## alpha
Design k580vm80a, start of the top module:
module k580vm80a
(
   input         pin_clk,        
   input         pin_f1,         
   input         pin_f2,         
   input         pin_reset,      
   output [15:0] pin_a,          
   output  [7:0] pin_dout,       
   input   [7:0] pin_din,        
   output        pin_aena,       
   output        pin_dena,       
   input         pin_hold,      
   output        pin_hlda,      
   input         pin_ready,     
   output        pin_wait,      
   input         pin_int,       
   output        pin_inte,      
   output        pin_sync,      
   output        pin_dbin,      
   output        pin_wr_n
);
Settings: LEC_CHECK=0, ABC_AREA=1, CAP_MARGIN=20, CELL_PAD_IN_SITES_DETAIL_PLACEMENT=0, CELL_PAD_IN_SITES_GLOBAL_PLACEMENT=0, CORE_MARGIN=2, CORE_UTILIZATION=71, CTS_CLUSTER_DIAMETER=189, CTS_CLUSTER_SIZE=15, GPL_ROUTABILITY_DRIVEN=0, GPL_TIMING_DRIVEN=1, MAX_ROUTING_LAYER=met5, PLACE_DENSITY_LB_ADDON=0.06, SLEW_MARGIN=30; clock period 3.6 ns.
run.sh (not shown) runs the stock make flow with config.mk's settings and CLKGATE_MAP_FILE=.
Run status, alpha: aborted in global routing, error GRT-0232
Setup changes, alpha to beta
Settings: removing MAX_ROUTING_LAYER (formerly met5); changing CORE_UTILIZATION from 71 to 66; removing CTS_CLUSTER_DIAMETER (formerly 189); setting TNS_END_PERCENT to 75 for the first time; removing CELL_PAD_IN_SITES_GLOBAL_PLACEMENT (formerly 0); removing GPL_ROUTABILITY_DRIVEN (formerly 0); removing CELL_PAD_IN_SITES_DETAIL_PLACEMENT (formerly 0); removing PLACE_DENSITY_LB_ADDON (formerly 0.06); changing CTS_CLUSTER_SIZE from 15 to 71; removing GPL_TIMING_DRIVEN (formerly 1); changing SLEW_MARGIN from 30 to 20.
==> comparison <==
- Compare alpha and beta | instance count after placement with tap cells included higher: beta
- beta: detailed placer's ending HPWL higher than alpha
- Diff beta..alpha | fraction of registers with async set/reset | unchanged
- beta vs alpha: post-place setup slack down in beta
- Diff beta..alpha | share of synthesized area occupied by flip-flops and latches | unchanged
- Comparing beta against alpha, there is no change at all in fraction of synthesized cell area in xor and xnor cells.
- From alpha to beta the numbers moved as follows: floorplan die height climbed 5.1 um, area inside the core boundary climbed about 8%.
- STATUS run=beta STAGES=ALL_DONE FINAL_CHECKS=FAILED CAUSE=setup timing
- Going from alpha to beta, total cell area at the placement stage went up; die area went up.
> inputs changed (beta -> gamma)
Settings: ABC_AREA: 1 -> unset; CORE_UTILIZATION: 66 -> 40; TNS_END_PERCENT: 75 -> unset; CTS_CLUSTER_SIZE: 71 -> unset; the clock period (ns, I/O delays scaled along): 3.6 -> 6.48.
==> results <==
Summary of beta and gamma: one run falls short of a clean finish, namely beta.
Every stage of beta finished as expected; the final checks, on the other hand, flagged setup timing, which means the layout fails.
Peak supply drop sits lower in gamma than in beta.
For gamma, the library cell contributing the largest single delay on the critical path was a21oi_1, unlike beta, where it was edfxtp_1.
Where setup slack is concerned, beta is outperformed by gamma.
Sort beta and gamma by power share of the clock group desc -> top: gamma
For delta, these inputs were changed with respect to gamma:
Settings: ABC_AREA newly set to 1; CTS_CLUSTER_SIZE newly set to 71; CORE_UTILIZATION changed from 40 to 66; the clock period (ns, I/O delays scaled along) changed from 6.48 to 3.75.
Findings:
Out of gamma and delta, the only run to close with the timing, design-rule and antenna checks passing was gamma. Although it ran to completion, delta produced a layout that fails the final checks because of setup timing. Final area grows by a few percent when moving from gamma to delta. Looking at sequential share of layout area, delta sits 1.2 points below gamma. On detailed-placement wirelength estimate, the higher figure sits with gamma, not delta. Going from gamma to delta, summed negative setup slack over all endpoints shrinks by 21.76 ns. Delta (delta minus gamma): area after synthesis dropped 940 um2; critical path depth now larger; final core utilization saw an increase. Between delta and gamma, it is delta whose final-layout clock buffer total is higher, by 5.9%. NOTE: routed wire length in delta falls short of that of gamma. Between gamma and delta, power is lower for gamma, delta comes in above that. Summary — starting density of the core, delta relative to gamma: higher, by 27 points.

========
Starting RTL as in the previous note.
clock: 3.84 ns
lec_check: 0
abc_area: 1
cap_margin: 20
core_margin: 2
core_utilization: 72
cts_cluster_size: 14
slew_margin: 20
The baseline stopped in global routing (GRT-0232).
Next try:
Settings changed: CORE_UTILIZATION 72 to 68, CTS_CLUSTER_DIAMETER from default to 360, PLACE_DENSITY_LB_ADDON from default to 0.06.
Clock period 3.84 ns to 3.71 ns, I/O delays scaled along.
Outcome: With this change the flow completed, yet does not pass: setup timing. Synthesized cell count is unchanged. Die size went up by a few percent. Synthesized area stays the same.
Next try:
Settings changed: ABC_AREA 1 to default, CORE_UTILIZATION 68 to 40, CTS_CLUSTER_DIAMETER 360 to default, CTS_CLUSTER_SIZE 14 to default, PLACE_DENSITY_LB_ADDON 0.06 to default, SETUP_SLACK_MARGIN from default to 1.08.
Clock period 3.71 ns to 6.48 ns, I/O delays scaled along.
The new run finished with timing, DRC and antenna clean.
Sequential share of layout area went up by 0.74 points.
Power goes down by about 40%.
Global-route usage went down by 21 points.
Routed wire length drops by about 4%.
Final area goes down by 1.6%.
Worst setup slack improved by 2000 ps.
Count of clock-buffer cells in the layout came out lower by 4.
Register-to-register slack improved by 2000 ps.
Cell count decreases by about 1.6%.
Critical path depth is lower by 7.
Next try:
Settings changed: CORE_UTILIZATION 40 to 64, SETUP_SLACK_MARGIN 1.08 to default.
Clock period 6.48 ns to 4.13 ns, I/O delays scaled along.
After rerunning:
- Now the flow finished with setup timing left
- worst setup slack degrades by 1400 ps
- design area increases by 8.0%
- count of clock-buffer cells in the layout grows by 3
Next try:
Settings changed: CORE_UTILIZATION 64 to 17.
Clock period 4.13 ns to 6.48 ns, I/O delays scaled along.
After rerunning: The changed run passed the timing, design-rule and antenna checks; worst setup slack gets better by 880 ps; clock-buffer cell count came out lower by 4; synthesized cell count stays the same; synthesized area stays the same; die area rose to 3.7 times its value; cell area came out lower by 3.8%; worst hold slack degrades by 7.0 ps.

========
Setup of run A:
k580vm80a again, from the RTL that the note above started with.
clock: 5.18 ns
lec_check: 0
cap_margin: 35
cell_pad_in_sites_detail_placement: 0
cell_pad_in_sites_global_placement: 3
core_margin: 9
core_utilization: 25
cts_cluster_diameter: 40
gpl_routability_driven: 1
gpl_timing_driven: 1
max_routing_layer: met5
place_density_lb_addon: 0.21
setup_slack_margin: 0.52
slew_margin: 10
tns_end_percent: 15
Changes in run B relative to run A:
Settings: changing CORE_UTILIZATION from 25 to 71; removing CELL_PAD_IN_SITES_GLOBAL_PLACEMENT (formerly 3); removing GPL_TIMING_DRIVEN (formerly 1); changing CTS_CLUSTER_DIAMETER from 40 to 212; removing MAX_ROUTING_LAYER (formerly met5); removing GPL_ROUTABILITY_DRIVEN (formerly 1); removing SETUP_SLACK_MARGIN (formerly 0.52); changing CAP_MARGIN from 35 to 20; removing PLACE_DENSITY_LB_ADDON (formerly 0.21); changing CORE_MARGIN from 9 to 2; removing CELL_PAD_IN_SITES_DETAIL_PLACEMENT (formerly 0); changing SLEW_MARGIN from 10 to 20; removing TNS_END_PERCENT (formerly 15); changing the clock period (ns, I/O delays scaled along) from 5.18 to 5.41.
==> results <==
Run B reached the final stage; the timing, design-rule and antenna checks on its layout passed. Changes observed in run B relative to run A: clock skew after layout now smaller, detailed-route wire length lower, height of the die fell by about 43%, chip area saw a decrease. Of run B and run A, run A shows the higher total power, with run B below it. Number of cells in the finished layout apart from fillers (run A / run B): 1.3. Run comparison: run A last element of the critical path r16_de[9]; run B last element of the critical path r16_bc[15]. Area growth from synthesis to final layout (run B over run A): decrease, 13 points. Relative to run A, the power per cell area measured on run B has decreased by more than 10%. Run B against run A; logic area is down slightly.
Changes in run C relative to run B:
Settings: ABC_AREA now 1, previously not set; CTS_CLUSTER_DIAMETER no longer set, was 212; CORE_UTILIZATION now 66, was 71; the clock period (ns, I/O delays scaled along) now 3.6, was 5.41.
--- outcome ---
Taking run B as 1.0, run C lands at 0.928 on post-detailed-route via-to-cell ratio. Looking at design area, run C sits about 9% higher than run B does. Combinational power: run C vs run B up 100%. Sort run B and run C by clock skew, descending, and run C comes first. Run C: complete, dirty (negative setup slack). Summary of run C over run B: leakage power of the design rose 1.6 nW, area occupied by multi-input gates -about 11%, non-clock buffer count increased by 184 relative to the old numbers, routability congestion estimate from global placement now larger, routed length per instance decreased about 0.8%.
## Diff of input files: run D against run C
Settings: changing CORE_UTILIZATION from 66 to 40; removing ABC_AREA (formerly 1); changing the clock period (ns, I/O delays scaled along) from 3.6 to 8.58.
--- outcome ---
Of run D and run C, only run C fails to finish with a clean layout. Run C: complete, dirty (negative setup slack). From run C to run D the numbers moved as follows: core utilization before placement -27 points; y dimension of the die +32%; combinational power -71%. Cell resize tally after clock tree synthesis in run D is 75 below run C. Re total length of routed met2 wires: run D and run C aren't equal, and the lower value belongs to run D. Part of the power in combinational logic, run D and run C, higher one = run C.

========
k580vm80a again, from the RTL that the note above started with.
clock: 3.88 ns
lec_check: 0
abc_area: 1
cap_margin: 20
cell_pad_in_sites_global_placement: 2
core_aspect_ratio: 0.97
core_margin: 3
core_utilization: 62
max_routing_layer: met5
slew_margin: 20
The first run did not get past global placement without I/O (3_1_place_gp_skip_io) on GPL-0301.
Edit:
ABC_AREA = not set   (was 1)
CELL_PAD_IN_SITES_GLOBAL_PLACEMENT = not set   (was 2)
CORE_ASPECT_RATIO = not set   (was 0.97)
CORE_MARGIN = 2   (was 3)
CORE_UTILIZATION = 40   (was 62)
CTS_CLUSTER_SIZE = 56   (was not set)
MAX_ROUTING_LAYER = not set   (was met5)
TNS_END_PERCENT = 60   (was not set)
=> The new run completed and failed the layout checks on negative setup slack; die size increases by well over a third; synthesized cell count decreases by a few percent; synthesized area increases by a little under a tenth.
Edit:
ABC_AREA = 1   (was not set)
CTS_CLUSTER_SIZE = not set   (was 56)
MAX_ROUTING_LAYER = met4   (was not set)
TNS_END_PERCENT = not set   (was 60)
clock period = 8.0 ns   (was 3.88 ns; I/O delays follow)
The changed run ran to the end with no violations. Sequential power drops by 51%. Setup slack improved by 3.1 ns. Total power drops by 58%. Fmax drops by 21%. Hold slack got worse by 0.0061 ns. Final area drops by 18%. Die size drops by 6.5%. Core utilization drops by 6.4 points.
Edit:
CORE_UTILIZATION = 31   (was 40)
SLEW_MARGIN = 40   (was 20)
clock period = 4.55 ns   (was 8.0 ns; I/O delays follow)
Outcome:
- clock power increases by 74%
- routed wire length came out higher by 3.3%
- combinational power rose by 95%
- global-route usage shrinks by 5.6 points
- power rises by 78%
- cell area climbs by 4.7%
- sequential power grows by 75%
- area after synthesis stays the same
- worst setup slack got worse by 2.5 ns
- worst hold slack hardly moves
- maximum frequency went up by 22%
Power figures rest on the tool's default switching activity, not on a simulated workload.
